$ cat flow/run.sh
#!/bin/bash
# the make line also repeats each setting of config.mk as NAME=value (left out here)
make -C /OpenROAD-flow-scripts/flow DESIGN_CONFIG=/design/flow/config.mk WORK_HOME=/design/flow/orfs CLKGATE_MAP_FILE= finish
$ cat flow/config.mk
export PLATFORM = sky130hd
export DESIGN_NAME = neural_pipeline_top
export DESIGN_NICKNAME = neural_pipeline_top
export VERILOG_FILES = /design/flow/design.v
export SDC_FILE = /design/flow/constraint.sdc
export NUM_CORES = 4
export LEC_CHECK = 0
export ABC_AREA = 1
export CAP_MARGIN = 20
export CORE_MARGIN = 2
export CORE_UTILIZATION = 72
export CTS_CLUSTER_DIAMETER = 207
export GPL_ROUTABILITY_DRIVEN = 0
export MAX_ROUTING_LAYER = met4
export PLACE_DENSITY_LB_ADDON = 0.04
export SETUP_SLACK_MARGIN = -0.12
export SLEW_MARGIN = 20
$ cat flow/constraint.sdc
create_clock -name core_clock -period 13.7 [get_ports {clk}]
set_input_delay 2.7400 -clock core_clock [delete_from_list [all_inputs] [get_ports {clk}]]
set_output_delay 2.7400 -clock core_clock [all_outputs]
set_load 0.01 [all_outputs]
$ cat flow/design.v
`timescale 1ns / 1ps
module iir_filter (
    input wire clk,
    input wire rst,
    input wire signed [15:0] x_in,
    output reg signed [15:0] y_out
);
    localparam signed [39:0] B0 =  3947;
    localparam signed [39:0] B1 = -7894;
    localparam signed [39:0] B2 =  3947;
    localparam signed [39:0] A2 = -7891; 
    localparam signed [39:0] A3 =  3801;
    reg signed [39:0] z1;
    reg signed [39:0] z2;
    wire signed [39:0] x_ext;
    wire signed [39:0] b0_x, b1_x, b2_x;
    wire signed [39:0] a2_y, a3_y;
    wire signed [39:0] y_acc;
    assign x_ext = {{24{x_in[15]}}, x_in};
    assign b0_x = x_ext * B0;
    assign b1_x = x_ext * B1;
    assign b2_x = x_ext * B2;
    assign y_acc = b0_x + z1;
    reg signed [15:0] y_comb;
    wire signed [39:0] y_scaled = y_acc >>> 12; 
    always @(*) begin
        if (y_scaled > 32767)      
            y_comb = 32767;
        else if (y_scaled < -32768) 
            y_comb = -32768;
        else                        
            y_comb = y_scaled[15:0];
    end
    wire signed [39:0] y_comb_ext = {{24{y_comb[15]}}, y_comb};
    assign a2_y = y_comb_ext * A2;
    assign a3_y = y_comb_ext * A3;
    always @(posedge clk) begin
        if (rst) begin
            y_out <= 0;
            z1 <= 0;
            z2 <= 0;
        end else begin
            y_out <= y_comb;
            z1 <= b1_x - a2_y + z2;
            z2 <= b2_x - a3_y;
        end
    end
endmodule
`timescale 1ns / 1ps
module threshold_estimator (
    input wire clk,
    input wire rst,
    input wire signed [15:0] data_in,
    output reg signed [15:0] threshold
);
    reg signed [15:0] abs_data;
    always @(*) begin
        if (data_in == -16'd32768) abs_data = 16'd32767;
        else abs_data = (data_in < 0) ? -data_in : data_in;
    end
    localparam K = 14; 
    reg signed [31:0] accumulator;
    always @(posedge clk) begin
        if (rst) begin
            accumulator <= 0;
            threshold <= 0;
        end else begin
            accumulator <= accumulator - (accumulator >>> K) + abs_data;
            threshold <= -(((accumulator >>> K) * 45) >>> 3);
        end
    end
endmodule
`timescale 1ns / 1ps
module spike_detect (
    input wire clk,
    input wire rst,
    input wire signed [15:0] data_in,
    input wire signed [15:0] threshold,
    output reg spike_out
);
    localparam integer LOCKOUT = 20;
    localparam signed [15:0] SATURATION_NEG = -16'd30000;
    reg [4:0] timer;
    always @(posedge clk) begin
        if (rst) begin
            spike_out <= 0;
            timer <= 0;
        end else begin
            spike_out <= 0;
            if (timer > 0) begin
                timer <= timer - 1;
            end else begin
                if ((data_in < threshold) && (data_in > SATURATION_NEG)) begin
                    spike_out <= 1;
                    timer <= LOCKOUT;
                end
            end
        end
    end
endmodule
`timescale 1ns / 1ps
module velocity_decoder (
    input wire clk,
    input wire rst,
    input wire bin_strobe,  
    input wire signed [15:0] bin_count,  
    output reg signed [15:0] velocity  
);
    localparam signed [15:0] M1 = 16'd3891;  
    localparam signed [15:0] M2 = 16'd819;  
    localparam signed [15:0] MAX_VEL = 16'd20480; 
    localparam signed [15:0] MIN_VEL = -16'd20480;
    reg signed [31:0] term1;  
    reg signed [31:0] term2;  
    reg signed [31:0] sum;  
    always @(posedge clk) begin
        if (rst) begin
            velocity <= 0;
        end else if (bin_strobe) begin
            term1 = velocity * M1; 
            term2 = (bin_count * M2) <<< 12;
            sum = term1 + term2;
            if ((sum >>> 12) > MAX_VEL) 
                velocity <= MAX_VEL;
            else if ((sum >>> 12) < MIN_VEL)
                velocity <= MIN_VEL;
            else
                velocity <= sum >>> 12;
        end
    end
endmodule
`timescale 1ns / 1ps
module neural_pipeline_top (
    input wire clk,
    input wire rst,
    input wire signed [15:0] raw_in,
    output wire signed [15:0] vel_out
);
    wire signed [15:0] filt_out;
    wire spike_pulse_raw;  
    reg spike_pulse_safe;  
    wire signed [15:0] auto_threshold;
    reg [17:0] warmup_cnt; 
    always @(posedge clk) begin
        if (rst) begin
            warmup_cnt <= 0;
            spike_pulse_safe <= 0;
        end else begin
            if (warmup_cnt < 150000) 
                warmup_cnt <= warmup_cnt + 1;
            if (warmup_cnt == 150000) 
                spike_pulse_safe <= spike_pulse_raw;
            else 
                spike_pulse_safe <= 0;
        end
    end
    reg [10:0] bin_timer;
    reg bin_strobe;
    reg signed [15:0] bin_accumulator;
    reg signed [15:0] current_bin_count;
    iir_filter u_filter (
        .clk(clk),
        .rst(rst),
        .x_in(raw_in),
        .y_out(filt_out)
    );
    threshold_estimator u_thresh_gen (
        .clk(clk),
        .rst(rst),
        .data_in(filt_out),
        .threshold(auto_threshold)
    );
    spike_detect u_detect (
        .clk(clk),
        .rst(rst),
        .data_in(filt_out),
        .threshold(auto_threshold), 
        .spike_out(spike_pulse_raw) 
    );
    always @(posedge clk) begin
        if (rst) begin
            bin_timer <= 0;
            bin_accumulator <= 0;
            current_bin_count <= 0;
            bin_strobe <= 0;
        end else begin
            bin_strobe <= 0;
            if (spike_pulse_safe)
                bin_accumulator <= bin_accumulator + 1;
            if (bin_timer == 1499) begin
                bin_timer <= 0;
                current_bin_count <= bin_accumulator;
                bin_accumulator <= 0;
                bin_strobe <= 1;
            end else begin
                bin_timer <= bin_timer + 1;
                bin_strobe <= 0;
            end
        end
    end
    velocity_decoder u_decoder (
        .clk(clk),
        .rst(rst),
        .bin_strobe(bin_strobe),
        .bin_count(current_bin_count),
        .velocity(vel_out)
    );
endmodule
==> results of run 1 <==
repair_timing:
action,4_1_cts
buffers inserted,68
pin swaps,179
endpoints found under the setup margin,52
gates cloned,2
gates resized,468
through the flow:
stage / setup TNS [ns] / setup slack [ns] / std cells
floorplan: -8.18 / -0.608 / 5429
global placement: -71.75 / -2.19 / 6826
detailed placement: -92.58 / -2.57 / 6826
CTS: -14.71 / -0.825 / 6931
routing by layer:
layer	GRT usage, %	overflow
met5	-	-
met4	68.8	37
met3	58.5	8
met2	91.5	41
met1	73.7	4
==> impl_metrics.toml, run 1 <==
# physical design summary
[die]
rows = 88
die_h_um = 245
initCoreUtil_pct = 72.8
core_area_um2 = 57600
ios = 34
die_x_um = 245
die_area_um2 = 60200

[logic_synthesis]
postSynthSeqShare_pct = 10.5
synth_area_um2 = 41900
edf_count = 0
ys.flops = 219
top_cells_by_area = "fa_1, ha_1, inv_1"
top_cell = "inv_1"
syn_avg_cell_area_um2 = 7.72
synthCells = 5429
simple_gate_share_pct = 14.8
synth.mux.area_fraction_pct = 0.0239
yosysChipArea_um2 = 41900
yosysTopAreaCell = "fa_1"
top_cell_area_share_pct = 25.0
async_reset_ff_share_pct = 0
topCombFamilyByArea = "adder cells"
ff_type = "dfxtp_1"
floorplan.nets = 6683
yosysCellCount = 5429
adder_share_pct = 46.3
synth_cell_type_count = 56
synth.cells.most_frequent = "inv_1, nand2_1, ha_1, fa_1, a21oi_1"
aoi_share_pct = 11.3
ys_sh_xor_pct = 4.34
ys_warn_count = 5

[clock_network]
htreeDepth = 1
clock_sinks = 219
cts_buffers = 26
cts.path.max_buffers = 3
cts-root-buf = "clkbuf_16"
postCtsHoldBufs = 0

[place]
place_area_um2 = 48700
numPortBuffers = 33
hpwl_mm = 108

[global_routing]
grt.total_usage_pct = 74.8
grt_overflow_total = 90

[run_status]
haltStage = "5_1_grt"
status = "did not finish"
tool.error = "[ERROR GRT-0232] Routing congestion too high. Check the congestion heatmap in the GUI."
==> inputs of run 2 (changes only) <==
Settings changed: ABC_AREA 1 to unset, CTS_CLUSTER_DIAMETER 207 to unset, GPL_ROUTABILITY_DRIVEN 0 to unset, MAX_ROUTING_LAYER met4 to met5, PLACE_DENSITY_LB_ADDON 0.04 to unset, SETUP_SLACK_MARGIN -0.12 to 2.68.
Clock period 13.7 ns to 18.2 ns, I/O delays scaled along.
==> run 2 against run 1 <==
The layout now fails its checks (setup timing). Area after synthesis decreased by 3.7%. Die area down 3.6%. Synthesized cell count down 16%.
==> impl_metrics.toml, run 2 <==
# implementation run metrics
[clock_network]
postCtsHoldBufs = 0
cts_tree = "done"
path_clk_slew_ns = 0.06
clock_sinks = 219
cts_buffers = 28
htreeDepth = 1
cts.path.max_buffers = 3
clkLatencyLatePin_ns = 0.60
cts-root-buf = "clkbuf_16"

[worst_hold_path]
hold_path.class = "reg2reg"
hold_start = "bin_timer[0]$_SDFF_PP0_"
hold_depth = 1
hold_end = "bin_timer[0]$_SDFF_PP0_"

[logic_synthesis]
ff_type = "dfxtp_1"
ys_sh_xor_pct = 7.43
ys_warn_count = 5
floorplan.nets = 5804
postSynthSeqShare_pct = 10.9
aoi_share_pct = 11.4
synth_cell_type_count = 89
simple_gate_share_pct = 11.3
async_reset_ff_share_pct = 0
edf_count = 0
top_cell_area_share_pct = 26.0
ys.flops = 219
topCombFamilyByArea = "adder cells"
yosysCellCount = 4550
synth.mux.area_fraction_pct = 1.09
adder_share_pct = 48.0
synth.cells.most_frequent = "inv_1, ha_1, fa_1, nor2_1, dfxtp_1"
syn_avg_cell_area_um2 = 8.88
synth_area_um2 = 40400
top_cell = "inv_1"
top_cells_by_area = "fa_1, ha_1, dfxtp_1"
yosysChipArea_um2 = 40400
synthCells = 4550
yosysTopAreaCell = "fa_1"

[global_routing]
grt_max_degree = 84
grt_overflow_total = 0
antenna_found_initial = 5
grt_pass1_vias = 35900
grt.total_usage_pct = 41.0
grt_pass1_wl_mm = 186

[sta]
clock_skew_ns = 0.0173
fmax_ghz = 0.0545
worst_hold_slack_ns = 0.469
rsz0062_at_grt = "true"
setup_slack_ns = -0.136
period_used_pct = 101
finalHoldViolCount = 0
relSlewSlack_pct = 29.0
setup_violations = 4
slew_viol_final = 0
finalSetupTns_ns = -0.311
fin_crit_ns = 18.34
tightest_slew_ns = 1.07

[setup_path]
worst_ep_arrival_time_ns = 18.77
slowest_stage = "fa_1"
cp.depth = 67
path_buffers = 12
reg2reg_depth = 47
cp_data_required_time_ns = 18.64
worst-setup-path-type = "in2reg"
crit_start = "raw_in[5]"
setup.worst_path.end = "u_filter.z1[30]$_SDFF_PP0_"
cp_slowest_stage_delay_ns = 0.80
critical_path.most_common_cell = "ha_4"
reg2reg_slack_ns = 7.03
crit_fanout = 6
critPathCaptureType = "flop"
r2r-start = "u_filter.z1[4]$_SDFF_PP0_"
timing.rr.end = "u_filter.z1[30]$_SDFF_PP0_"
startpoint_type = "input port"
path_delay_family = "adder cells"

[die]
core_area_um2 = 55300
die_area_um2 = 58000
initCoreUtil_pct = 73.0
die_h_um = 241
rows = 86
die_x_um = 241
ios = 34

[cells_and_area]
area_delta_synth_final_pct = 21.3
filler_cell_count = 2712
num-nets-final = 6276
seqCellArea_um2 = 4380
fin_cells = 5786
comb_area_um2 = 34800

[routing]
drc_errors = 0
vias = 35500
dr.pass1.iters = 6
wire_per_inst_um = 21.9
ant_nets = 0
vias_per_cell = 6.14
wl_mm = 127
drtIter0Drc = 2903

[place]
dp.cells = 5627
hpwl_mm = 90.7
numPortBuffers = 33
gp_congestion = 1.01

[run_status]
violations = "setup timing"
status = "finished with violations"

[flow_run]
tool_warnings = 75
maxCapViolations = 0
## run 2: layout make-up
type | count | share of cell area [%]
inverter | 1006 | 7.78
clock buffer | 33 | 1.51
antenna | 1 | 0.00511
timing repair buffer | 503 | 8.43
tap | 748 | 1.91
clock inverter | 12 | 0.281
sequential | 219 | 8.95
multi-input combinational | 3264 | 71.1
## run 2: stage by stage
step,util [%],cell area [um^2],worst slack (ns)
finish,88.6,49000,-0.136
global route,88.5,49000,-0.440
CTS,86.7,47900,1.15
detailed placement,81.5,45100,-0.216
global placement,81.5,45100,0.00284
floorplan,-,41300,1.33
## run 2: layer usage
| metal | up-vias | wire [um] | GRT usage [%] |
|---|---|---|---|
| met1 | 17100 | 47500 | 51.2 |
| met3 | 711 | 11200 | 7.00 |
| met2 | 1956 | 59000 | 69.1 |
| met5 | - | 40 | 0 |
| met4 | 6 | 9050 | 19.6 |
| li1 | 15700 | - | - |
## run 2: repair_timing
action | 4_1_cts | 5_1_grt
buffers inserted | 62 | 48
gates cloned | 3 | 0
setup endpoints to repair | 53 | 52
gates resized | 336 | 138
pin swaps | 180 | 127
==> inputs of run 3 (changes only) <==
Settings changed: CELL_PAD_IN_SITES_DETAIL_PLACEMENT set to 2, CELL_PAD_IN_SITES_GLOBAL_PLACEMENT set to 3, CORE_UTILIZATION 72 to 29, PLACE_DENSITY_LB_ADDON set to 0.19, SETUP_SLACK_MARGIN 2.68 to unset, SLEW_MARGIN 20 to 40.
Clock period 18.2 ns to 19.3 ns, I/O delays scaled along.
==> run 3 against run 2 <==
Cell count grew 20%. Utilization fell by 53 points. Critical path depth is the same. Die area up 150%. Now clean on timing, DRC and antenna. Sequential cell count unchanged. Wire length up 6.6%. Setup slack better by 0.85 ns. Design area shrank 0.64%. Non-clock buffer count rose by 65. Count of clock-buffer cells in the layout grew 22. Clock skew rose by 0.0078 ns.
==> impl_metrics.toml, run 3 <==
# implementation run metrics
[setup_path]
reg2reg_depth = 44
cp_slowest_stage_delay_ns = 0.57
critPathCaptureType = "flop"
timing.rr.end = "u_filter.z1[35]$_SDFF_PP0_"
r2r-start = "u_filter.z1[13]$_SDFF_PP0_"
setup.worst_path.end = "u_filter.z1[35]$_SDFF_PP0_"
crit_start = "raw_in[1]"
startpoint_type = "input port"
slowest_stage = "fa_1"
critical_path.most_common_cell = "buf_4"
reg2reg_slack_ns = 8.21
path_buffers = 22
crit_fanout = 13
path_delay_family = "adder cells"
cp_data_required_time_ns = 19.78
worst_ep_arrival_time_ns = 19.07
worst-setup-path-type = "in2reg"
cp.depth = 67

[logic_synthesis]
top_cell_area_share_pct = 26.0
top_cells_by_area = "fa_1, ha_1, dfxtp_1"
synth_cell_type_count = 89
postSynthSeqShare_pct = 10.9
simple_gate_share_pct = 11.3
ys_sh_xor_pct = 7.43
aoi_share_pct = 11.4
ff_type = "dfxtp_1"
synth.mux.area_fraction_pct = 1.09
yosysTopAreaCell = "fa_1"
synth.cells.most_frequent = "inv_1, ha_1, fa_1, nor2_1, dfxtp_1"
async_reset_ff_share_pct = 0
synthCells = 4550
edf_count = 0
ys_warn_count = 5
topCombFamilyByArea = "adder cells"
adder_share_pct = 48.0
top_cell = "inv_1"
floorplan.nets = 5804
yosysChipArea_um2 = 40400
ys.flops = 219
yosysCellCount = 4550
synth_area_um2 = 40400
syn_avg_cell_area_um2 = 8.88

[sta]
fin_crit_ns = 18.59
finalHoldViolCount = 0
clock_skew_ns = 0.0251
slew_viol_final = 0
fmax_ghz = 0.0538
relSlewSlack_pct = 45.5
setup_slack_ns = 0.713
period_used_pct = 96.3
setup_violations = 0
tightest_slew_ns = 0.810

[routing]
drc_errors = 0
drtIter0Drc = 1009
ant_nets = 0
dr.pass1.iters = 5
wl_mm = 135
vias = 32700
vias_per_cell = 4.73
wire_per_inst_um = 19.5

[run_status]
status = "no timing/DRC/antenna violations"

[clock_network]
path_clk_slew_ns = 0.05
cts_buffers = 36
cts-root-buf = "clkbuf_16"
cts.path.max_buffers = 3
clkLatencyLatePin_ns = 0.59
clock_sinks = 219
postCtsHoldBufs = 0
htreeDepth = 2
cts_tree = "done"

[cells_and_area]
fin_util_pct = 35.3
postLayoutCellArea_um2 = 48700
num-nets-final = 6348
area_delta_synth_final_pct = 20.5
filler_cell_count = 15500

[die]
die_area_um2 = 142000
ios = 34
rows = 136
die_h_um = 377
initCoreUtil_pct = 29.3
core_area_um2 = 138000
die_x_um = 377

[global_routing]
grt_pass1_vias = 37400
grt_overflow_total = 0
antenna_found_initial = 0
grt.total_usage_pct = 19.5
grt_max_degree = 62
grt_pass1_wl_mm = 215

[place]
numPortBuffers = 33
place_area_um2 = 46700
hpwl_mm = 119
place_ws_ns = -1.23
gp_congestion = 0.855

[flow_run]
tool_warnings = 69
maxCapViolations = 0

[worst_hold_path]
hold_start = "bin_timer[0]$_SDFF_PP0_"
hold_end = "bin_timer[0]$_SDFF_PP0_"
hold_depth = 1
hold_path.class = "reg2reg"
[run 3: final cells by class]
cell class                 count  area [um^2]  share of cell area [%]
multi-input combinational   3263        32600                    67.1
timing repair buffer         568         4390                    9.01
sequential                   219         4380                    9.01
inverter                    1006         3780                    7.77
tap                         1794         2240                    4.61
clock buffer                  55         1090                    2.24
clock inverter                 9          144                   0.296
antenna                        1         2.50                 0.00514
[run 3: metal layers]
| metal | wire [um] | GRT usage [%] | part of all wire (%) |
|---|---|---|---|
| met5 | 0 | 0 | 0 |
| met4 | 2790 | 4.20 | 2.1 |
| met3 | 2450 | 1.52 | 1.8 |
| met2 | 65800 | 34.1 | 49 |
| met1 | 64000 | 26.0 | 47 |
[run 3: timing repair]
item	in CTS	in global routing
pin swaps	13	40
endpoints found under the setup margin	16	21
setup buffers	2	12
gates resized	29	126
[run 3: through the flow]
| stage | std cells | TNS (ns) | hold WS, ns |
|---|---|---|---|
| finish | 6915 | 0 | 0.469 |
| global route | 6914 | -0.247 | 0.498 |
| CTS | 6902 | 0 | 0.479 |
| detailed placement | 6836 | -19.44 | 0.463 |
| global placement | 6836 | -9.51 | 0.448 |
| floorplan | 4550 | 0 | 0.430 |
==> inputs of run 4 (changes only) <==
Settings changed: CELL_PAD_IN_SITES_DETAIL_PLACEMENT 2 to unset, CELL_PAD_IN_SITES_GLOBAL_PLACEMENT 3 to unset, CORE_UTILIZATION 29 to 58, MAX_ROUTING_LAYER met5 to unset, PLACE_DENSITY_LB_ADDON 0.19 to unset, SLEW_MARGIN 40 to 20.
Clock period 19.3 ns to 12.8 ns, I/O delays scaled along.
==> run 4 against run 3 <==
Now fails the layout checks on setup timing. Sequential cell count is the same. Count of clock-buffer cells in the layout decreased by 19. Sequential share of layout area fell by 0.45 points. First-iteration DRC count grew 82%. Cell count decreased by 9.8%. Via count grew 1.5%. Setup slack got worse by 4.1 ns. Area after synthesis unchanged.
==> impl_metrics.toml, run 4 <==
# implementation run metrics
[clock_network]
cts_buffers = 27
htreeDepth = 1
cts_tree = "done"
postCtsHoldBufs = 0
clock_sinks = 219
cts-root-buf = "clkbuf_16"
cts.path.max_buffers = 3
clkLatencyLatePin_ns = 0.61
path_clk_slew_ns = 0.06

[die]
die_area_um2 = 71800
ios = 34
rows = 96
die_h_um = 268
die_x_um = 268
initCoreUtil_pct = 58.7
core_area_um2 = 68800

[setup_path]
cp.depth = 67
setup.worst_path.end = "u_filter.z1[30]$_SDFF_PP0_"
r2r-start = "u_filter.z1[13]$_SDFF_PP0_"
crit_fanout = 7
cp_data_required_time_ns = 13.28
path_delay_family = "adder cells"
path_buffers = 18
worst_ep_arrival_time_ns = 16.64
reg2reg_depth = 49
timing.rr.end = "u_filter.z1[30]$_SDFF_PP0_"
crit_start = "raw_in[13]"
reg2reg_slack_ns = 2.17
cp_slowest_stage_delay_ns = 0.54
slowest_stage = "fa_1"
critPathCaptureType = "flop"
worst-setup-path-type = "in2reg"
startpoint_type = "input port"

[logic_synthesis]
top_cell = "inv_1"
topCombFamilyByArea = "adder cells"
async_reset_ff_share_pct = 0
synth.mux.area_fraction_pct = 1.09
top_cells_by_area = "fa_1, ha_1, dfxtp_1"
edf_count = 0
top_cell_area_share_pct = 26.0
floorplan.nets = 5804
postSynthSeqShare_pct = 10.9
synth.cells.most_frequent = "inv_1, ha_1, fa_1, nor2_1, dfxtp_1"
synth_cell_type_count = 89
simple_gate_share_pct = 11.3
aoi_share_pct = 11.4
ff_type = "dfxtp_1"
ys.flops = 219
yosysCellCount = 4550
yosysTopAreaCell = "fa_1"
synthCells = 4550
yosysChipArea_um2 = 40400
ys_warn_count = 5
adder_share_pct = 48.0
ys_sh_xor_pct = 7.43
synth_area_um2 = 40400
syn_avg_cell_area_um2 = 8.88

[global_routing]
antenna_found_initial = 2
grt_pass1_wl_mm = 177
grt_max_degree = 57
grt_overflow_total = 0
grt_pass1_vias = 33500
grt.total_usage_pct = 31.2

[sta]
rsz0062_at_grt = "true"
fmax_ghz = 0.0619
period_used_pct = 126
clock_skew_ns = 0.0365
finalSetupTns_ns = -126.02
tightest_slew_ns = 1.06
relSlewSlack_pct = 29.3
setup_slack_ns = -3.36
finalHoldViolCount = 0
fin_crit_ns = 16.16
slew_viol_final = 0
setup_violations = 63
worst_hold_slack_ns = 0.466

[place]
hpwl_mm = 92.6
place_ws_ns = -4.69
numPortBuffers = 33
gp_congestion = 0.980

[routing]
drc_errors = 0
wire_per_inst_um = 17.7
drtIter0Drc = 1836
ant_nets = 0
vias_per_cell = 5.33
wl_mm = 111
vias = 33200
dr.pass1.iters = 5

[flow_run]
maxCapViolations = 0
tool_warnings = 74

[run_status]
violations = "setup timing"
status = "finished with violations"

[cells_and_area]
area_delta_synth_final_pct = 26.9
num-nets-final = 6536
fin_util_pct = 74.5
comb_area_um2 = 34900
filler_cell_count = 5241
seqCellArea_um2 = 4380

[worst_hold_path]
hold_path.class = "reg2reg"
hold_end = "bin_timer[0]$_SDFF_PP0_"
hold_depth = 1
hold_start = "bin_timer[0]$_SDFF_PP0_"
-- run 4: per-stage QoR --
step	std cells	area, um^2
4_1_cts	6202	50200
5_1_grt	6234	51200
3_5_place_dp	6100	47700
3_3_place_gp	6100	47700
2_1_floorplan	4550	41600
6_report	6235	51200
-- run 4: final cells by class --
type | instances | area share [%]
timing repair buffer | 765 | 11.8
multi-input combinational | 3263 | 68.1
clock inverter | 14 | 0.361
antenna | 1 | 0.00488
tap | 931 | 2.27
clock buffer | 36 | 1.48
inverter | 1006 | 7.43
sequential | 219 | 8.55
-- run 4: metal layers --
layer / wire length [um] / global-route usage (%) / part of all wire (%) / vias up
li1: - / - / - / 16300
met1: 50900 / 43.9 / 46 / 16100
met2: 51600 / 52.3 / 47 / 680
met3: 4980 / 2.90 / 4.5 / 165
met4: 3060 / 7.25 / 2.8 / 0
met5: 0 / 0 / 0 / -
-- run 4: timing repair --
action,in CTS,in global routing
resized,271,166
setup endpoints to repair,65,65
setup buffers,57,50
pin swaps,197,143
==> inputs of run 5 (changes only) <==
Settings changed: ABC_AREA set to 1, CELL_PAD_IN_SITES_DETAIL_PLACEMENT set to 1, CORE_MARGIN 2 to 4, CORE_UTILIZATION 58 to 35, CTS_CLUSTER_DIAMETER set to 352, GPL_TIMING_DRIVEN set to 0, PLACE_DENSITY_LB_ADDON set to 0.05.
Clock period 12.8 ns to 22.0 ns, I/O delays scaled along.
==> run 5 against run 4 <==
Now clean on timing, DRC and antenna. Critical path depth down 4. Area after synthesis grew 3.8%. Global-route usage fell by 10 points. Clock skew fell by 0.015 ns. Worst hold slack got worse by 0.016 ns. Via count grew 3.7%. Register-to-register slack improved by 8.8 ns. First-iteration DRC count fell by 28%. Sequential share of layout area rose by 1.1 points.
==> impl_metrics.toml, run 5 <==
# implementation run metrics
[run_status]
status = "no timing/DRC/antenna violations"

[logic_synthesis]
top_cell_area_share_pct = 25.0
adder_share_pct = 46.3
yosysChipArea_um2 = 41900
simple_gate_share_pct = 14.8
yosysCellCount = 5429
top_cell = "inv_1"
synthCells = 5429
postSynthSeqShare_pct = 10.5
syn_avg_cell_area_um2 = 7.72
ys.flops = 219
ys_sh_xor_pct = 4.34
topCombFamilyByArea = "adder cells"
synth_area_um2 = 41900
synth_cell_type_count = 56
edf_count = 0
synth.mux.area_fraction_pct = 0.0239
aoi_share_pct = 11.3
async_reset_ff_share_pct = 0
ys_warn_count = 5
top_cells_by_area = "fa_1, ha_1, inv_1"
synth.cells.most_frequent = "inv_1, nand2_1, ha_1, fa_1, a21oi_1"
yosysTopAreaCell = "fa_1"
floorplan.nets = 6683
ff_type = "dfxtp_1"

[setup_path]
reg2reg_slack_ns = 10.96
worst-setup-path-type = "in2reg"
cp_slowest_stage_delay_ns = 0.73
critical_path.most_common_cell = "ha_1"
slowest_stage = "clkdlybuf4s50_1"
reg2reg_depth = 47
timing.rr.end = "u_filter.z1[37]$_SDFF_PP0_"
path_delay_family = "adder cells"
setup.worst_path.end = "u_filter.z1[37]$_SDFF_PP0_"
worst_ep_arrival_time_ns = 21.23
crit_fanout = 10
cp.depth = 63
cp_data_required_time_ns = 22.45
r2r-start = "u_filter.z1[14]$_SDFF_PP0_"
startpoint_type = "input port"
crit_start = "raw_in[14]"
path_buffers = 10
critPathCaptureType = "flop"

[flow_run]
maxCapViolations = 0
tool_warnings = 69

[sta]
slew_viol_final = 0
finalHoldViolCount = 0
relSlewSlack_pct = 21.3
fin_crit_ns = 20.78
fmax_ghz = 0.0481
setup_violations = 0
clock_skew_ns = 0.0212
period_used_pct = 94.5
rsz0062_at_grt = "false"
tightest_slew_ns = 1.17

[routing]
dr.pass1.iters = 5
drc_errors = 0
drtIter0Drc = 1313
vias_per_cell = 4.84
ant_nets = 0
wire_per_inst_um = 18.4
wl_mm = 131
vias = 34400

[global_routing]
grt_pass1_vias = 36800
grt_max_degree = 31
grt-busiest-layer = "met2"
gr-usage-met1_pct = 28.4
met2_usage_pct = 37.3
grt_overflow_total = 0
met3_usage_pct = 1.70
antenna_found_initial = 1
grt.total_usage_pct = 21.1
grt_pass1_wl_mm = 208

[cells_and_area]
postLayoutCellArea_um2 = 45500
fin_util_pct = 38.4
area_delta_synth_final_pct = 8.53
num-nets-final = 6752

[place]
numPortBuffers = 33
hpwl_mm = 115
place_area_um2 = 44300
gp_congestion = 0.887

[clock_network]
cts-root-buf = "clkbuf_16"
cts.path.max_buffers = 3
htreeDepth = 2
clock_sinks = 219
clkLatencyLatePin_ns = 0.59
path_clk_slew_ns = 0.05
cts_buffers = 34
cts_tree = "done"

[die]
die_h_um = 354
die_x_um = 354
ios = 34
die_area_um2 = 125000
initCoreUtil_pct = 35.4
core_area_um2 = 119000
rows = 126

[worst_hold_path]
hold_depth = 1
hold_path.class = "reg2reg"
hold_start = "bin_timer[0]$_SDFF_PP0_"
hold_end = "bin_timer[0]$_SDFF_PP0_"
-- run 5: layout make-up --
cell class / count / area, um^2
Inverter: 1375 / 5160
Tap cell: 1600 / 2000
Antenna cell: 1 / 2.50
Clock buffer: 42 / 921
Multi-Input combinational cell: 3795 / 32200
Timing Repair Buffer: 33 / 328
Clock inverter: 17 / 274
Sequential cell: 219 / 4390
Fill cell: 14700 / 73000
Buffer: 40 / 193
-- run 5: per-stage QoR --
step	setup TNS, ns	hold WS [ns]	setup slack [ns]	cells
detailed placement	-0.741	0.442	-0.162	7062
global route	0	0.484	0.114	7121
global placement	-1.75	0.436	-0.298	7062
floorplan	0	0.418	5.10	5429
finish	0	0.449	1.22	7122
CTS	0	0.452	0.433	7121
-- run 5: routing by layer --
layer  part of all wire (%)  up-vias
met2                     49      279
met4                    1.6        0
met1                     47    16900
met3                    2.3       80
met5                      0        -
li1                       -    17200
-- run 5: repair_timing --
item / CTS / global route
setup buffers: 0 / 0
setup endpoints to repair: 0 / 17
resized: 0 / 5
hold buffers: 0 / 0
==> inputs of run 6 (changes only) <==
Settings changed: ABC_AREA 1 to 0, CELL_PAD_IN_SITES_DETAIL_PLACEMENT 1 to unset, CORE_ASPECT_RATIO set to 1.97, CORE_MARGIN 4 to 3, CORE_UTILIZATION 35 to 69, CTS_CLUSTER_DIAMETER 352 to 111, GPL_TIMING_DRIVEN 0 to unset, PLACE_DENSITY_LB_ADDON 0.05 to unset, SETUP_SLACK_MARGIN set to -1.37.
Clock period 22.0 ns to 25.0 ns, I/O delays scaled along.
==> run 6 against run 5 <==
Via count down 7.6%. Global-route usage up 18 points. Utilization up 35 points. Clock skew up 0.0022 ns. Sequential cell count unchanged. Cell count down 25%. Design area down 6.7%. Worst hold slack better by 0.012 ns. Sequential share of layout area up 0.69 points. Die area down 51%. First-iteration DRC count up 9.3%. Critical endpoint is now u_filter.z1[35]$_SDFF_PP0_.
==> impl_metrics.toml, run 6 <==
# implementation run metrics
[worst_hold_path]
hold_start = "bin_timer[0]$_SDFF_PP0_"
hold_path.class = "reg2reg"
hold_depth = 1
hold_end = "bin_timer[0]$_SDFF_PP0_"

[setup_path]
setup.worst_path.end = "u_filter.z1[35]$_SDFF_PP0_"
reg2reg_slack_ns = 11.49
cp.depth = 66
cp_slowest_stage_delay_ns = 0.79
r2r-start = "u_filter.z1[13]$_SDFF_PP0_"
reg2reg_depth = 48
crit_fanout = 24
critPathCaptureType = "flop"
worst-setup-path-type = "in2reg"
crit_start = "raw_in[1]"
timing.rr.end = "u_filter.z1[35]$_SDFF_PP0_"
path_buffers = 9
worst_ep_arrival_time_ns = 23.60
critical_path.most_common_cell = "ha_1"
path_delay_family = "adder cells"
cp_data_required_time_ns = 25.44
slowest_stage = "o41a_1"
startpoint_type = "input port"

[sta]
relSlewSlack_pct = 21.0
worst_hold_slack_ns = 0.462
fmax_ghz = 0.0432
clock_skew_ns = 0.0234
fin_crit_ns = 23.15
finalHoldViolCount = 0
tightest_slew_ns = 1.18
rsz0062_at_grt = "false"
slew_viol_final = 0
period_used_pct = 92.6
finalSetupTns_ns = 0
setup_violations = 0

[cells_and_area]
filler_cell_count = 4598
area_delta_synth_final_pct = 5.11
num-nets-final = 5823

[clock_network]
htreeDepth = 1
postCtsHoldBufs = 0
cts_tree = "done"
cts_buffers = 23
clkLatencyLatePin_ns = 0.56
post-cts-setup-buffer-count = 0
cts-root-buf = "clkbuf_16"
cts.path.max_buffers = 3
path_clk_slew_ns = 0.06
clock_sinks = 219
cts_resized = 0

[routing]
vias = 31800
drtIter0Drc = 1435
dr.pass1.iters = 8
vias_per_cell = 5.96
ant_nets = 0
wire_per_inst_um = 22.1
wl_mm = 118
drc_errors = 0

[global_routing]
grt_pass1_wl_mm = 185
gr-usage-met1_pct = 33.0
grt_pass1_vias = 35200
met2_usage_pct = 71.7
grt-busiest-layer = "met2"
grt_overflow_total = 0
grt_max_degree = 78
grt.total_usage_pct = 39.3
met3_usage_pct = 6.46
antenna_found_initial = 1

[place]
numPortBuffers = 33
gp_congestion = 1.08
hpwl_mm = 100

[logic_synthesis]
adder_share_pct = 48.0
edf_count = 0
ys.flops = 219
synth.cells.most_frequent = "inv_1, ha_1, fa_1, nor2_1, dfxtp_1"
synth_cell_type_count = 89
yosysCellCount = 4550
synth.mux.area_fraction_pct = 1.09
top_cell = "inv_1"
synth_area_um2 = 40400
simple_gate_share_pct = 11.3
topCombFamilyByArea = "adder cells"
ff_type = "dfxtp_1"
postSynthSeqShare_pct = 10.9
ys_warn_count = 5
top_cell_area_share_pct = 26.0
synthCells = 4550
ys_sh_xor_pct = 7.43
aoi_share_pct = 11.4
top_cells_by_area = "fa_1, ha_1, dfxtp_1"
yosysTopAreaCell = "fa_1"
syn_avg_cell_area_um2 = 8.88
yosysChipArea_um2 = 40400
async_reset_ff_share_pct = 0
floorplan.nets = 5804

[die]
die_area_um2 = 61600
die_x_um = 178
initCoreUtil_pct = 70.2
rows = 123
ios = 34
die_h_um = 346
core_area_um2 = 57600

[run_status]
status = "no timing/DRC/antenna violations"

[flow_run]
tool_warnings = 71
maxCapViolations = 0
[run 6: cell type report]
type	count	area, um^2	share of cell area [%]
Multi-Input combinational cell	3263	32000	75.4
Sequential cell	219	4380	10.3
Inverter	1006	3780	8.90
Tap cell	750	938	2.21
Clock buffer	27	621	1.46
Timing Repair Buffer	56	499	1.18
Clock inverter	13	211	0.498
Antenna cell	4	10.0	0.0236
[run 6: routing by layer]
metal  share of wire (%)  wire [um]
met1                  29      34200
met2                  53      62000
met3                 4.1       4830
met4                  14      16700
met5                   0          0
[run 6: stage by stage]
| step | cells | worst slack (ns) | area, um^2 | util (%) |
|---|---|---|---|---|
| after floorplan | 4550 | 5.30 | 40400 | - |
| after global placement | 5294 | 2.02 | 41600 | 72.3 |
| after detailed placement | 5294 | 1.57 | 41600 | 72.3 |
| after CTS | 5334 | 2.11 | 42400 | 73.7 |
| after global routing | 5334 | 0.814 | 42400 | 73.7 |
| final | 5338 | 1.85 | 42400 | 73.8 |
==> inputs of run 7 (changes only) <==
Settings changed: CORE_ASPECT_RATIO 1.97 to 1.01, CORE_UTILIZATION 69 to 50, SETUP_SLACK_MARGIN -1.37 to -0.77.
==> run 7 against run 6 <==
Still clean. Sequential cell count is the same. Critical path depth shrank 5. Global-route usage shrank 15 points. Maximum frequency grew 0.84%. Critical path type unchanged.
==> impl_metrics.toml, run 7 <==
# implementation run metrics
[run_status]
status = "no timing/DRC/antenna violations"

[logic_synthesis]
ys.flops = 219
aoi_share_pct = 11.4
syn_avg_cell_area_um2 = 8.88
synth.cells.most_frequent = "inv_1, ha_1, fa_1, nor2_1, dfxtp_1"
ff_type = "dfxtp_1"
synth_area_um2 = 40400
floorplan.nets = 5804
yosysTopAreaCell = "fa_1"
adder_share_pct = 48.0
top_cells_by_area = "fa_1, ha_1, dfxtp_1"
async_reset_ff_share_pct = 0
yosysCellCount = 4550
yosysChipArea_um2 = 40400
ys_sh_xor_pct = 7.43
synthCells = 4550
top_cell = "inv_1"
top_cell_area_share_pct = 26.0
postSynthSeqShare_pct = 10.9
topCombFamilyByArea = "adder cells"
ys_warn_count = 5
synth_cell_type_count = 89
synth.mux.area_fraction_pct = 1.09
edf_count = 0
simple_gate_share_pct = 11.3

[clock_network]
clkLatencyLatePin_ns = 0.59
htreeDepth = 1
postCtsHoldBufs = 0
cts_buffers = 30
path_clk_slew_ns = 0.06
cts-root-buf = "clkbuf_16"
post-cts-setup-buffer-count = 0
clock_sinks = 219
cts.path.max_buffers = 3
cts_resized = 0
cts_tree = "done"

[flow_run]
tool_warnings = 69
maxCapViolations = 0

[sta]
relSlewSlack_pct = 21.7
slew_viol_final = 0
clock_skew_ns = 0.0148
fmax_ghz = 0.0435
rsz0062_at_grt = "false"
worst_hold_slack_ns = 0.466
setup_violations = 0
finalHoldViolCount = 0
period_used_pct = 91.8
tightest_slew_ns = 1.17
finalSetupTns_ns = 0
fin_crit_ns = 22.96

[setup_path]
worst_ep_arrival_time_ns = 23.43
reg2reg_slack_ns = 12.08
worst-setup-path-type = "in2reg"
cp_data_required_time_ns = 25.47
startpoint_type = "input port"
setup.worst_path.end = "u_filter.z1[29]$_SDFF_PP0_"
crit_fanout = 23
slowest_stage = "o41ai_1"
crit_start = "raw_in[2]"
critical_path.most_common_cell = "ha_1"
path_delay_family = "AND-OR/OR-AND gates"
path_buffers = 7
r2r-start = "u_filter.z1[13]$_SDFF_PP0_"
critPathCaptureType = "flop"
reg2reg_depth = 44
timing.rr.end = "u_filter.z1[29]$_SDFF_PP0_"
cp.depth = 61
cp_slowest_stage_delay_ns = 0.76

[routing]
vias_per_cell = 5.30
dr.pass1.iters = 5
drtIter0Drc = 1607
wl_mm = 101
drc_errors = 0
ant_nets = 0
vias = 29900
wire_per_inst_um = 17.9

[worst_hold_path]
hold_path.class = "reg2reg"
hold_end = "bin_timer[0]$_SDFF_PP0_"
hold_depth = 1
hold_start = "bin_timer[0]$_SDFF_PP0_"

[global_routing]
grt_pass1_vias = 30700
antenna_found_initial = 1
grt_overflow_total = 0
grt_pass1_wl_mm = 165
grt_max_degree = 67
grt.total_usage_pct = 24.5

[place]
dp.cells = 5596
hpwl_mm = 86.4
gp_congestion = 0.941
numPortBuffers = 33

[cells_and_area]
num-nets-final = 5822
fin_cells = 5652
filler_cell_count = 7580
area_delta_synth_final_pct = 6.23

[die]
rows = 104
initCoreUtil_pct = 50.5
core_area_um2 = 79900
die_h_um = 292
die_x_um = 289
die_area_um2 = 84200
ios = 34
run 7: layout make-up:
cell class	count	area [um^2]	area share [%]
Tap cell	1060	1330	3.09
Antenna cell	1	2.50	0.00583
Clock buffer	45	878	2.05
Multi-Input combinational cell	3263	32000	74.6
Sequential cell	219	4380	10.2
Timing Repair Buffer	48	437	1.02
Clock inverter	10	91.3	0.213
Inverter	1006	3780	8.80
run 7: metrics by stage:
stage	area [um^2]	utilization, %	setup slack [ns]
after CTS	42900	53.7	2.04
after global placement	41900	52.5	1.75
after floorplan	40400	-	5.30
after global routing	42900	53.7	0.637
after detailed placement	41900	52.5	1.49
final	42900	53.7	2.04
run 7: layer usage:
layer / routed length (um) / track usage (%) / vias up / part of all wire, %
met2: 46100 / 39.9 / 605 / 46
met1: 47800 / 35.0 / 14400 / 47
met4: 2880 / 6.54 / 0 / 2.8
met5: 0 / 0 / - / 0
li1: - / - / 14800 / -
met3: 4290 / 2.30 / 141 / 4.2
==> inputs of run 8 (changes only) <==
Settings changed: ABC_AREA 0 to unset, CORE_ASPECT_RATIO 1.01 to unset, CORE_MARGIN 3 to 2, CORE_UTILIZATION 50 to 70, CTS_CLUSTER_DIAMETER 111 to unset, CTS_CLUSTER_SIZE set to 39, SETUP_SLACK_MARGIN -0.77 to unset.
Clock period 25.0 ns to 14.9 ns, I/O delays scaled along.
==> run 8 against run 7 <==
Now fails the layout checks on setup timing. Area after synthesis unchanged. Critical path depth increased by 3. First-iteration DRC count increased by 100%. Setup slack got worse by 4.5 ns. Non-clock buffer count increased by 719. Sequential cell count unchanged. Via count increased by 22%.
==> impl_metrics.toml, run 8 <==
# implementation run metrics
[run_status]
status = "finished with violations"
violations = "setup timing"

[die]
initCoreUtil_pct = 70.4
die_x_um = 244
ios = 34
rows = 88
die_h_um = 244
die_area_um2 = 59600
core_area_um2 = 57400

[logic_synthesis]
ff_type = "dfxtp_1"
yosysCellCount = 4550
synth.mux.area_fraction_pct = 1.09
ys.flops = 219
ys_sh_xor_pct = 7.43
aoi_share_pct = 11.4
syn_avg_cell_area_um2 = 8.88
floorplan.nets = 5804
yosysChipArea_um2 = 40400
simple_gate_share_pct = 11.3
synth_cell_type_count = 89
top_cell_area_share_pct = 26.0
edf_count = 0
adder_share_pct = 48.0
top_cell = "inv_1"
ys_warn_count = 5
yosysTopAreaCell = "fa_1"
async_reset_ff_share_pct = 0
topCombFamilyByArea = "adder cells"
synth_area_um2 = 40400
postSynthSeqShare_pct = 10.9
synthCells = 4550
synth.cells.most_frequent = "inv_1, ha_1, fa_1, nor2_1, dfxtp_1"
top_cells_by_area = "fa_1, ha_1, dfxtp_1"

[worst_hold_path]
hold_depth = 1
hold_start = "bin_timer[0]$_SDFF_PP0_"
hold_end = "bin_timer[0]$_SDFF_PP0_"
hold_path.class = "reg2reg"

[setup_path]
setup.worst_path.end = "u_filter.z1[30]$_SDFF_PP0_"
worst_ep_arrival_time_ns = 17.77
cp_data_required_time_ns = 15.34
path_delay_family = "adder cells"
crit_fanout = 7
startpoint_type = "input port"
reg2reg_slack_ns = 3.92
timing.rr.end = "u_filter.z1[30]$_SDFF_PP0_"
cp_slowest_stage_delay_ns = 0.63
cp.depth = 64
crit_start = "raw_in[12]"
reg2reg_depth = 41
slowest_stage = "fa_1"
worst-setup-path-type = "in2reg"
r2r-start = "u_filter.z1[13]$_SDFF_PP0_"
path_buffers = 16
critPathCaptureType = "flop"

[global_routing]
grt.total_usage_pct = 39.7
grt_pass1_vias = 37000
grt_max_degree = 70
grt_overflow_total = 0
grt_pass1_wl_mm = 188
antenna_found_initial = 3

[cells_and_area]
postLayoutCellArea_um2 = 51100
filler_cell_count = 2767
area_delta_synth_final_pct = 26.5
comb_area_um2 = 34900
fin_util_pct = 89.1
num-nets-final = 6539
seqCellArea_um2 = 4380

[place]
numPortBuffers = 33
hpwl_mm = 92.3
place_ws_ns = -2.94
gp_congestion = 1.03
place_area_um2 = 47200

[routing]
wire_per_inst_um = 21.5
drc_errors = 0
wl_mm = 131
vias = 36500
ant_nets = 0
dr.pass1.iters = 7
drtIter0Drc = 3281
route.antenna.diode_count = 0
vias_per_cell = 6.01

[sta]
period_used_pct = 116
clock_skew_ns = 0.0278
rsz0062_at_grt = "true"
fin_crit_ns = 17.33
worst_hold_slack_ns = 0.466
slew_viol_final = 0
relSlewSlack_pct = 27.2
setup_slack_ns = -2.43
fmax_ghz = 0.0577
tightest_slew_ns = 1.09
finalHoldViolCount = 0
setup_violations = 49

[clock_network]
cts_tree = "done"
cts-root-buf = "clkbuf_16"
htreeDepth = 1
postCtsHoldBufs = 0
cts_buffers = 28
clkLatencyLatePin_ns = 0.59
clock_sinks = 219
path_clk_slew_ns = 0.06
cts.path.max_buffers = 3

[flow_run]
tool_warnings = 74
maxCapViolations = 0
run 8: through the flow:
stage | std cells | TNS [ns]
finish | 6072 | -67.28
global route | 6072 | -80.49
CTS | 6036 | -37.99
detailed placement | 5925 | -108.24
global placement | 5925 | -97.12
floorplan | 4550 | -23.92
run 8: metal layers:
layer	vias up	part of all wire, %	global-route usage (%)
li1	16200	-	-
met1	17700	38	50.2
met2	1898	47	68.2
met3	639	8.1	5.27
met4	2	7.0	17.7
met5	-	0.010	0
run 8: cell type report:
type                            count  area share, %
Clock inverter                     10          0.140
Sequential cell                   219           8.58
Inverter                         1006           7.43
Clock buffer                       42           1.63
Tap cell                          765           1.87
Multi-Input combinational cell   3263           68.3
Timing Repair Buffer              767           12.0
run 8: timing repair:
action                                  CTS  global route
cloned                                    1             0
buffers inserted                         61            50
gates resized                           292           214
endpoints found under the setup margin   55            54
pin swaps                               172           193
==> inputs of run 9 (changes only) <==
Settings changed: CORE_UTILIZATION 70 to 66, CTS_CLUSTER_DIAMETER set to 232, CTS_CLUSTER_SIZE 39 to unset.
Clock period 14.9 ns to 15.1 ns, I/O delays scaled along.
==> run 9 against run 8 <==
The layout still fails its checks (setup timing). Register-to-register slack gained 0.70 ns. Clock skew fell by 0.0048 ns. Die area grew 6.0%. Sequential cell count unchanged. Area after synthesis unchanged. Highest routed layer is now met4.
==> impl_metrics.toml, run 9 <==
# implementation run metrics
[run_status]
status = "finished with violations"
violations = "setup timing"

[sta]
fmax_ghz = 0.0600
fin_crit_ns = 16.67
relSlewSlack_pct = 31.0
tightest_slew_ns = 1.04
rsz0062_at_grt = "true"
period_used_pct = 110
setup_violations = 38
finalHoldViolCount = 0
clock_skew_ns = 0.0230
worst_hold_slack_ns = 0.475
setup_slack_ns = -1.57
slew_viol_final = 0

[logic_synthesis]
aoi_share_pct = 11.4
top_cell = "inv_1"
ys_sh_xor_pct = 7.43
ff_type = "dfxtp_1"
yosysCellCount = 4550
adder_share_pct = 48.0
floorplan.nets = 5804
top_cells_by_area = "fa_1, ha_1, dfxtp_1"
simple_gate_share_pct = 11.3
syn_avg_cell_area_um2 = 8.88
async_reset_ff_share_pct = 0
synth.cells.most_frequent = "inv_1, ha_1, fa_1, nor2_1, dfxtp_1"
ys_warn_count = 5
synth_area_um2 = 40400
postSynthSeqShare_pct = 10.9
ys.flops = 219
yosysChipArea_um2 = 40400
top_cell_area_share_pct = 26.0
synth_cell_type_count = 89
synth.mux.area_fraction_pct = 1.09
topCombFamilyByArea = "adder cells"
synthCells = 4550
edf_count = 0
yosysTopAreaCell = "fa_1"

[die]
core_area_um2 = 60500
rows = 90
initCoreUtil_pct = 66.8
die_area_um2 = 63200
die_h_um = 251
ios = 34
die_x_um = 251

[setup_path]
worst-setup-path-type = "in2reg"
crit_start = "raw_in[11]"
cp_data_required_time_ns = 15.57
reg2reg_depth = 44
reg2reg_slack_ns = 4.62
worst_ep_arrival_time_ns = 17.14
cp.depth = 64
timing.rr.end = "u_filter.z1[29]$_SDFF_PP0_"
setup.worst_path.end = "u_filter.z1[29]$_SDFF_PP0_"
crit_fanout = 14
critical_path.most_common_cell = "fa_1"
critPathCaptureType = "flop"
r2r-start = "u_filter.z1[13]$_SDFF_PP0_"
startpoint_type = "input port"
path_delay_family = "adder cells"
path_buffers = 10
cp_slowest_stage_delay_ns = 0.56
slowest_stage = "fa_1"

[clock_network]
clkLatencyLatePin_ns = 0.59
postCtsHoldBufs = 0
cts.path.max_buffers = 3
cts_buffers = 27
cts_tree = "done"
cts-root-buf = "clkbuf_16"
htreeDepth = 1
path_clk_slew_ns = 0.06
clock_sinks = 219

[routing]
vias = 34300
ant_nets = 0
drc_errors = 0
vias_per_cell = 5.65
drtIter0Drc = 2180
wire_per_inst_um = 18.9
wl_mm = 115
dr.pass1.iters = 5

[cells_and_area]
area_delta_synth_final_pct = 25.9
comb_area_um2 = 34900
filler_cell_count = 3552
seqCellArea_um2 = 4380
num-nets-final = 6518
fin_util_pct = 84.1

[worst_hold_path]
hold_start = "bin_timer[0]$_SDFF_PP0_"
hold_end = "bin_timer[0]$_SDFF_PP0_"
hold_depth = 1
hold_path.class = "reg2reg"

[global_routing]
grt_pass1_wl_mm = 181
antenna_found_initial = 1
grt_overflow_total = 0
grt_max_degree = 79
grt_pass1_vias = 35700
grt.total_usage_pct = 35.8

[place]
numPortBuffers = 33
gp_congestion = 0.994
hpwl_mm = 90.5

[flow_run]
tool_warnings = 74
maxCapViolations = 0
run 9: stage by stage:
| step | cells | setup WS (ns) | setup TNS, ns | area [um^2] |
|---|---|---|---|---|
| 2_1_floorplan | 4550 | -1.15 | -19.77 | 41300 |
| 3_3_place_gp | 5949 | -2.51 | -88.64 | 47200 |
| 3_5_place_dp | 5949 | -2.73 | -98.97 | 47200 |
| 4_1_cts | 6042 | -1.19 | -23.90 | 49700 |
| 5_1_grt | 6066 | -2.06 | -53.66 | 50800 |
| 6_report | 6067 | -1.57 | -34.72 | 50800 |
run 9: layout make-up:
type	instances	area share [%]
Antenna cell	1	0.00492
Clock buffer	36	1.49
Clock inverter	13	0.212
Inverter	1006	7.46
Multi-Input combinational cell	3263	68.6
Sequential cell	219	8.62
Tap cell	782	1.92
Timing Repair Buffer	747	11.7
run 9: metal layers:
metal / share of wire (%) / track usage (%) / wire length, um
met5: 0 / 0 / 0
met4: 4.7 / 13.5 / 5440
met3: 5.6 / 4.08 / 6460
met2: 47 / 60.6 / 54200
met1: 42 / 47.3 / 48500
run 9: what timing repair did:
| action | CTS | global route |
|---|---|---|
| buffers inserted | 46 | 32 |
| cloned | 1 | 0 |
| endpoints found under the setup margin | 53 | 50 |
| resized | 300 | 174 |
| pin swaps | 171 | 119 |
==> inputs of run 10 (changes only) <==
Settings changed: ABC_AREA set to 1, CORE_UTILIZATION 66 to 72, CTS_CLUSTER_DIAMETER 232 to 189, GPL_ROUTABILITY_DRIVEN set to 1, GPL_TIMING_DRIVEN set to 1, MAX_ROUTING_LAYER set to met4, PLACE_DENSITY_LB_ADDON set to 0.01, SETUP_SLACK_MARGIN set to 1.76.
Clock period 15.1 ns to 16.7 ns, I/O delays scaled along.
==> run 10 against run 9 <==
The layout still fails its checks (setup timing). Largest cell class unchanged. Wire length increased by 40%. Critical path depth shrank 4. Synthesized cell count rose by 19%. Global-route usage is 10 points higher.
==> impl_metrics.toml, run 10 <==
# implementation run metrics
[setup_path]
crit_start = "raw_in[13]"
startpoint_type = "input port"
reg2reg_slack_ns = 5.93
worst_ep_arrival_time_ns = 18.85
critPathCaptureType = "flop"
timing.rr.end = "u_filter.z1[25]$_SDFF_PP0_"
cp_slowest_stage_delay_ns = 0.98
worst-setup-path-type = "in2reg"
cp_data_required_time_ns = 17.11
critical_path.most_common_cell = "fa_1"
setup.worst_path.end = "u_filter.z1[25]$_SDFF_PP0_"
slowest_stage = "a21oi_1"
cp.depth = 60
r2r-start = "u_filter.z1[16]$_SDFF_PP0_"
path_buffers = 13
crit_fanout = 5
path_delay_family = "adder cells"
reg2reg_depth = 41

[worst_hold_path]
hold_path.class = "reg2reg"
hold_end = "bin_timer[0]$_SDFF_PP0_"
hold_start = "bin_timer[0]$_SDFF_PP0_"
hold_depth = 1

[logic_synthesis]
top_cell_area_share_pct = 25.0
ys_sh_xor_pct = 4.34
edf_count = 0
top_cell = "inv_1"
syn_avg_cell_area_um2 = 7.72
yosysCellCount = 5429
yosysChipArea_um2 = 41900
yosysTopAreaCell = "fa_1"
async_reset_ff_share_pct = 0
synth.mux.area_fraction_pct = 0.0239
ys_warn_count = 5
synth_cell_type_count = 56
topCombFamilyByArea = "adder cells"
top_cells_by_area = "fa_1, ha_1, inv_1"
ys.flops = 219
simple_gate_share_pct = 14.8
postSynthSeqShare_pct = 10.5
aoi_share_pct = 11.3
synth.cells.most_frequent = "inv_1, nand2_1, ha_1, fa_1, a21oi_1"
adder_share_pct = 46.3
synth_area_um2 = 41900
synthCells = 5429
ff_type = "dfxtp_1"
floorplan.nets = 6683

[sta]
rsz0062_at_grt = "true"
period_used_pct = 110
fmax_ghz = 0.0542
relSlewSlack_pct = 3.63
tightest_slew_ns = 1.45
finalSetupTns_ns = -25.63
slew_viol_final = 0
setup_violations = 30
setup_slack_ns = -1.74
fin_crit_ns = 18.44
finalHoldViolCount = 0
clock_skew_ns = 0.0593

[clock_network]
cts_buffers = 26
clkLatencyLatePin_ns = 0.64
cts_tree = "done"
clock_sinks = 219
cts.path.max_buffers = 3
htreeDepth = 1
path_clk_slew_ns = 0.07
cts-root-buf = "clkbuf_16"
postCtsHoldBufs = 0

[place]
numPortBuffers = 33
place_ws_ns = -0.198
place_area_um2 = 46100
gp_congestion = 1.03
hpwl_mm = 104

[cells_and_area]
area_delta_synth_final_pct = 20.5
num-nets-final = 7151
comb_area_um2 = 35200
filler_cell_count = 2873
postLayoutCellArea_um2 = 50500
seqCellArea_um2 = 4380

[global_routing]
grt_max_degree = 79
grt_pass1_wl_mm = 213
antenna_found_initial = 13
grt.total_usage_pct = 46.2
grt_pass1_vias = 41700
grt_overflow_total = 0

[routing]
wl_mm = 161
wire_per_inst_um = 24.0
vias_per_cell = 6.35
drtIter0Drc = 5480
dr.pass1.iters = 15
drc_errors = 0
vias = 42600
ant_nets = 0

[die]
die_h_um = 245
core_area_um2 = 57600
initCoreUtil_pct = 72.8
ios = 34
die_x_um = 245
rows = 88
die_area_um2 = 60200

[run_status]
violations = "setup timing"
status = "finished with violations"

[flow_run]
tool_warnings = 72
maxCapViolations = 0
## run 10: metrics by stage
stage	cells	hold WS (ns)	utilization [%]
floorplan	5429	0.418	-
global placement	6513	0.430	80.1
global route	6697	0.471	87.7
CTS	6637	0.453	84.7
finish	6697	0.450	87.7
detailed placement	6513	0.443	80.1
## run 10: cell type report
type | count | share of cell area, %
clock inverters | 14 | 0.267
clock buffers | 33 | 1.42
multi-input cells | 3797 | 69.7
diodes | 16 | 0.0793
flip-flops and latches | 219 | 8.68
repair buffers | 478 | 7.67
inverters | 1375 | 10.3
well taps | 765 | 1.89
## run 10: what timing repair did
action	CTS	global route
endpoints found under the setup margin	45	45
resized	334	309
setup buffers	75	44
cloned	2	0
hold endpoints to repair	0	0
pin swaps	170	143
## run 10: metal layers
| metal | routed length [um] | global-route usage, % | part of all wire, % |
|---|---|---|---|
| met5 | 0 | - | 0 |
| met4 | 18100 | 32.9 | 11 |
| met3 | 22300 | 7.51 | 14 |
| met2 | 67400 | 74.8 | 42 |
| met1 | 52700 | 52.2 | 33 |
==> inputs of run 11 (changes only) <==
Settings changed: CAP_MARGIN 20 to 40, CTS_CLUSTER_DIAMETER 189 to 202, GPL_ROUTABILITY_DRIVEN 1 to 0, GPL_TIMING_DRIVEN 1 to unset, HOLD_SLACK_MARGIN set to -0.04, SETUP_SLACK_MARGIN 1.76 to unset, TNS_END_PERCENT set to 5.
Clock period 16.7 ns to 15.5 ns, I/O delays scaled along.
==> run 11 against run 10 <==
The run now fails in 5_1_grt. Synthesized cell count unchanged. Area after synthesis unchanged. Die area unchanged.
==> impl_metrics.toml, run 11 <==
# physical design summary
[logic_synthesis]
ys_warn_count = 5
top_cell = "inv_1"
yosysChipArea_um2 = 41900
aoi_share_pct = 11.3
yosysCellCount = 5429
ff_type = "dfxtp_1"
synth.mux.area_fraction_pct = 0.0239
topCombFamilyByArea = "adder cells"
async_reset_ff_share_pct = 0
syn_avg_cell_area_um2 = 7.72
synth.cells.most_frequent = "inv_1, nand2_1, ha_1, fa_1, a21oi_1"
floorplan.nets = 6683
synth_cell_type_count = 56
top_cell_area_share_pct = 25.0
ys.flops = 219
adder_share_pct = 46.3
ys_sh_xor_pct = 4.34
top_cells_by_area = "fa_1, ha_1, inv_1"
yosysTopAreaCell = "fa_1"
synth_area_um2 = 41900
simple_gate_share_pct = 14.8
synthCells = 5429
postSynthSeqShare_pct = 10.5
edf_count = 0

[die]
ios = 34
initCoreUtil_pct = 72.8
die_x_um = 245
die_h_um = 245
core_area_um2 = 57600
die_area_um2 = 60200
rows = 88

[run_status]
status = "did not finish"
haltStage = "5_1_grt"

[place]
numPortBuffers = 33
place_area_um2 = 47800
hpwl_mm = 103
dp.cells = 6817

[clock_network]
htreeDepth = 1
cts.path.max_buffers = 3
cts_buffers = 26
clock_sinks = 219
cts-root-buf = "clkbuf_16"
postCtsHoldBufs = 0
run 11: stage by stage:
| step | setup slack (ns) | hold slack [ns] | util [%] |
|---|---|---|---|
| after floorplan | 0.0686 | 0.418 | - |
| after global placement | -0.984 | 0.426 | 83.0 |
| after CTS | 0.000366 | 0.449 | 86.0 |
| after detailed placement | -1.31 | 0.437 | 83.0 |
run 11: timing repair:
action                     CTS
buffers inserted            13
gates cloned                 2
setup endpoints to repair   25
pin swaps                   58
resized                    155
==> inputs of run 12 (changes only) <==
Settings changed: ABC_AREA 1 to unset, CAP_MARGIN 40 to 5, CTS_CLUSTER_DIAMETER 202 to 314, CTS_CLUSTER_SIZE set to 47, GPL_ROUTABILITY_DRIVEN 0 to unset, HOLD_SLACK_MARGIN -0.04 to -0.05, SETUP_SLACK_MARGIN set to 4.34, TNS_END_PERCENT 5 to 40.
Clock period 15.5 ns to 14.7 ns, I/O delays scaled along.
==> run 12 against run 11 <==
The flow again stops in 5_1_grt. Die area is 3.6% lower. Synthesized cell count shrank 16%. Area after synthesis fell by 3.7%.
==> impl_metrics.toml, run 12 <==
# physical design summary
[logic_synthesis]
syn_avg_cell_area_um2 = 8.88
postSynthSeqShare_pct = 10.9
top_cell = "inv_1"
top_cells_by_area = "fa_1, ha_1, dfxtp_1"
synth_cell_type_count = 89
edf_count = 0
yosysCellCount = 4550
adder_share_pct = 48.0
async_reset_ff_share_pct = 0
yosysTopAreaCell = "fa_1"
synth.mux.area_fraction_pct = 1.09
topCombFamilyByArea = "adder cells"
synth_area_um2 = 40400
ys_sh_xor_pct = 7.43
ys_warn_count = 5
ff_type = "dfxtp_1"
aoi_share_pct = 11.4
synthCells = 4550
simple_gate_share_pct = 11.3
yosysChipArea_um2 = 40400
synth.cells.most_frequent = "inv_1, ha_1, fa_1, nor2_1, dfxtp_1"
top_cell_area_share_pct = 26.0
ys.flops = 219
floorplan.nets = 5804

[run_status]
status = "did not finish"
haltStage = "5_1_grt"

[place]
hpwl_mm = 95.0
numPortBuffers = 33
dp.cells = 5900
place_area_um2 = 47200
gp_congestion = 1.06

[die]
die_h_um = 241
die_area_um2 = 58000
rows = 86
core_area_um2 = 55300
initCoreUtil_pct = 73.0
ios = 34
die_x_um = 241

[clock_network]
postCtsHoldBufs = 0
clock_sinks = 219
cts.path.max_buffers = 3
htreeDepth = 1
cts_buffers = 8
cts-root-buf = "clkbuf_16"
==> run 12: timing repair <==
item / 4_1_cts
resized: 349
gates cloned: 1
endpoints found under the setup margin: 86
setup buffers: 84
pin swaps: 215
==> run 12: per-stage QoR <==
stage / util, % / setup TNS, ns / hold WS, ns / worst slack [ns]
2_1_floorplan: - / -28.71 / 0.430 / -1.47
3_3_place_gp: 85.4 / -108.16 / 0.444 / -2.89
3_5_place_dp: 85.4 / -121.98 / 0.457 / -3.14
4_1_cts: 89.8 / -44.72 / 0.496 / -1.79
